==> flow/design.v (excerpt) <==
module top(
     input wire clk, reset,
     input wire start, si,
     output wire [3:0] an,
     output wire [7:0] sseg
    );
Size in the first run: about 13000 um2 of cells after synthesis.
make LEC_CHECK=0 ABC_AREA=1 CAP_MARGIN=20 CORE_MARGIN=2 CORE_UTILIZATION=71 PLACE_DENSITY_LB_ADDON=0.16 SLEW_MARGIN=20 finish   # period 4.41 ns
run.sh (not shown) runs the stock make flow with config.mk's settings and CLKGATE_MAP_FILE=.
==> next run, changes <==
- CORE_UTILIZATION: 71 -> 72
- PLACE_DENSITY_LB_ADDON: 0.16 -> unset
- clock period: 4.41 -> 2.9 ns (I/O delays scaled with it)
After rerunning: The changed run finished clean. Worst hold slack loses 23 ps. Cell count goes up by 1.2%. Wire length climbs by 4.2%. Non-clock buffer count increases by 25. Via count climbs by 1.9%. Total power climbs by 56%. Count of clock-buffer cells in the layout went down by 1. Clock power climbs by 61%. Synthesized cell count is unchanged. Worst setup slack got worse by 240 ps.
==> next run, changes <==
- CTS_CLUSTER_DIAMETER: unset -> 376
- CTS_CLUSTER_SIZE: unset -> 15
- PLACE_DENSITY_LB_ADDON: unset -> 0.07
- SETUP_SLACK_MARGIN: unset -> 0.36
- SLEW_MARGIN: 20 -> 40
After rerunning: Worst hold slack loses 7.7 ps. Routed wire length increases by about 1.4%. Total power falls by 13%. Cell count decreases by 0.87%. Fmax rose by 3.7%. Non-clock buffer count went up by 8. Core utilization is lower by 1.1 points. Setup slack improved by 100 ps.
==> next run, changes <==
- CTS_CLUSTER_DIAMETER: 376 -> 93
- CTS_CLUSTER_SIZE: 15 -> unset
- GPL_ROUTABILITY_DRIVEN: unset -> 0
- PLACE_DENSITY_LB_ADDON: 0.07 -> 0.08
- SETUP_SLACK_MARGIN: 0.36 -> 0.73
- SLEW_MARGIN: 40 -> 20
After rerunning: Via count is higher by 5.4%; power is higher by 22%; design area is higher by 7.0%; non-clock buffer count is higher by 13; worst setup slack loses 150 ps; critical path depth is higher by 2; wire length is higher by 14%; core utilization is higher by 5.5 points; area after synthesis does not change; sequential power stays flat; global-route usage is higher by 2.1 points.


top again, from the RTL that the note above started with.
==> flow/config.mk <==
export PLATFORM = sky130hd
export DESIGN_NAME = top
export DESIGN_NICKNAME = top
export VERILOG_FILES = /design/flow/design.v
export SDC_FILE = /design/flow/constraint.sdc
export NUM_CORES = 4
export LEC_CHECK = 0
export CAP_MARGIN = 15
export CELL_PAD_IN_SITES_DETAIL_PLACEMENT = 0
export CORE_ASPECT_RATIO = 0.92
export CORE_MARGIN = 2
export CORE_UTILIZATION = 72
export CTS_CLUSTER_SIZE = 29
export HOLD_SLACK_MARGIN = -0.09
export MAX_ROUTING_LAYER = met5
export PLACE_DENSITY_LB_ADDON = 0.01
export SETUP_SLACK_MARGIN = 0.97
export SLEW_MARGIN = 20
==> flow/constraint.sdc <==
create_clock -name core_clock -period 3.3 [get_ports {clk}]
set_input_delay 0.6600 -clock core_clock [delete_from_list [all_inputs] [get_ports {clk}]]
set_output_delay 0.6600 -clock core_clock [all_outputs]
set_load 0.01 [all_outputs]
The starting point finished with timing, DRC and antenna clean.
Edit:
==> flow/config.mk (replaced) <==
export PLATFORM = sky130hd
export DESIGN_NAME = top
export DESIGN_NICKNAME = top
export VERILOG_FILES = /design/flow/design.v
export SDC_FILE = /design/flow/constraint.sdc
export NUM_CORES = 4
export LEC_CHECK = 0
export ABC_AREA = 1
export CAP_MARGIN = 20
export CORE_MARGIN = 2
export CORE_UTILIZATION = 72
export SLEW_MARGIN = 20
==> flow/constraint.sdc (replaced) <==
create_clock -name core_clock -period 15.4 [get_ports {clk}]
set_input_delay 3.0800 -clock core_clock [delete_from_list [all_inputs] [get_ports {clk}]]
set_output_delay 3.0800 -clock core_clock [all_outputs]
set_load 0.01 [all_outputs]
Effect: The changed run passed the timing, design-rule and antenna checks. Worst setup slack improved by 9.0 ns. Cell area drops by a few percent. Routed wire length drops by about a fifth. Via count climbs by a few percent. Synthesized cell count climbs by a quarter to a third. Total power drops by well over a third. Clock skew is about the same. Final cell count climbs by about a fifth. Critical path depth climbs by 1. Flip-flop count stays the same. Global-route usage drops by 2.2 points.
Edit:
--- a/flow/config.mk
+++ b/flow/config.mk
@@ -10,3 +10,5 @@
 export CORE_MARGIN = 2
 export CORE_UTILIZATION = 72
+export CTS_CLUSTER_DIAMETER = 96
+export PLACE_DENSITY = 0.39
 export SLEW_MARGIN = 20
==> flow/constraint.sdc (replaced) <==
create_clock -name core_clock -period 2.9 [get_ports {clk}]
set_input_delay 0.5800 -clock core_clock [delete_from_list [all_inputs] [get_ports {clk}]]
set_output_delay 0.5800 -clock core_clock [all_outputs]
set_load 0.01 [all_outputs]
Outcome: Hold slack got worse by 0.029 ns. Sequential power rises to 5.3 times its value. First-iteration DRC count rises by roughly a tenth. Cell area rises slightly. Utilization rises by 1.1 points. Sequential cell count does not change. Global-route usage rises by 0.61 points. Count of clock-buffer cells in the layout rises by 1.
Edit:
--- a/flow/config.mk
+++ b/flow/config.mk
@@ -10,5 +10,7 @@
 export CORE_MARGIN = 2
 export CORE_UTILIZATION = 72
-export CTS_CLUSTER_DIAMETER = 96
-export PLACE_DENSITY = 0.39
+export CTS_CLUSTER_DIAMETER = 91
+export CTS_CLUSTER_SIZE = 15
+export PLACE_DENSITY_LB_ADDON = 0.07
+export SETUP_SLACK_MARGIN = 0.45
 export SLEW_MARGIN = 20
Effect: The new run passed the timing, design-rule and antenna checks; setup slack improves by 0.093 ns; global-route usage came out lower by 0.18 points; fmax went up by 3.4%; synthesized area does not change.


## willow
top again, from the RTL that the note above started with.
clock: 3.3 ns
lec_check: 0
cap_margin: 15
cell_pad_in_sites_detail_placement: 0
core_aspect_ratio: 1.59
core_margin: 2
core_utilization: 70
cts_cluster_size: 99
hold_slack_margin: 0.26
max_routing_layer: met5
setup_slack_margin: 0.14
slew_margin: 20
## Diff of input files: raven against willow
==> flow/config.mk <==
export PLATFORM = sky130hd
export DESIGN_NAME = top
export DESIGN_NICKNAME = top
export VERILOG_FILES = /design/flow/design.v
export SDC_FILE = /design/flow/constraint.sdc
export NUM_CORES = 4
export LEC_CHECK = 0
export CAP_MARGIN = 20
export CORE_MARGIN = 2
export CORE_UTILIZATION = 40
export SLEW_MARGIN = 20
==> flow/constraint.sdc <==
create_clock -name core_clock -period 5.22 [get_ports {clk}]
set_input_delay 1.0440 -clock core_clock [delete_from_list [all_inputs] [get_ports {clk}]]
set_output_delay 1.0440 -clock core_clock [all_outputs]
set_load 0.01 [all_outputs]
### Flow results
Delta (raven minus willow): met1 track demand over resource in global routing shrank by 9.7 points, maximum root-to-sink buffer count roughly the same, register clock-pin slew on the reported worst setup and hold paths closely matched the old numbers, share of the core filled with cells saw a decrease, setup fix buffers added after clock tree synthesis down 8.
Changes in xenon relative to raven:
diff --git a/flow/config.mk b/flow/config.mk
--- a/flow/config.mk
+++ b/flow/config.mk
@@ -7,5 +7,7 @@
 export LEC_CHECK = 0
+export ABC_AREA = 1
 export CAP_MARGIN = 20
 export CORE_MARGIN = 2
-export CORE_UTILIZATION = 40
+export CORE_UTILIZATION = 71
+export PLACE_DENSITY_LB_ADDON = 0.17
 export SLEW_MARGIN = 20
==> flow/constraint.sdc <==
create_clock -name core_clock -period 4.41 [get_ports {clk}]
set_input_delay 0.8820 -clock core_clock [delete_from_list [all_inputs] [get_ports {clk}]]
set_output_delay 0.8820 -clock core_clock [all_outputs]
set_load 0.01 [all_outputs]
==> comparison <==
xenon ends up with a flop share of the area that is 1.2 points lower than in raven.
Of raven and xenon, raven shows the lower worst max-slew margin expressed relative to the limit, with xenon above it.
[compare] base=raven new=xenon: setup slack lost 0.66 ns, ratio of final minimum period to clock period picked up an extra 11 points, combinational share of cell area lost 1.1 points.
Between raven and xenon, the logic area is higher for xenon.
On hold slack, raven beats xenon.
Compared with raven, xenon shows yosys stat cell total that has gone up by more than a quarter.
Re final cell utilization of the core: raven and xenon aren't equal, and the lower value belongs to raven.
Looking only at fraction of the yosys area taken by sequential cells, and setting everything else aside, the higher value of raven and xenon goes to raven.
Between raven and xenon, global-route usage is higher for xenon, raven comes in under that.
Power is estimated from default activity; no workload was simulated.
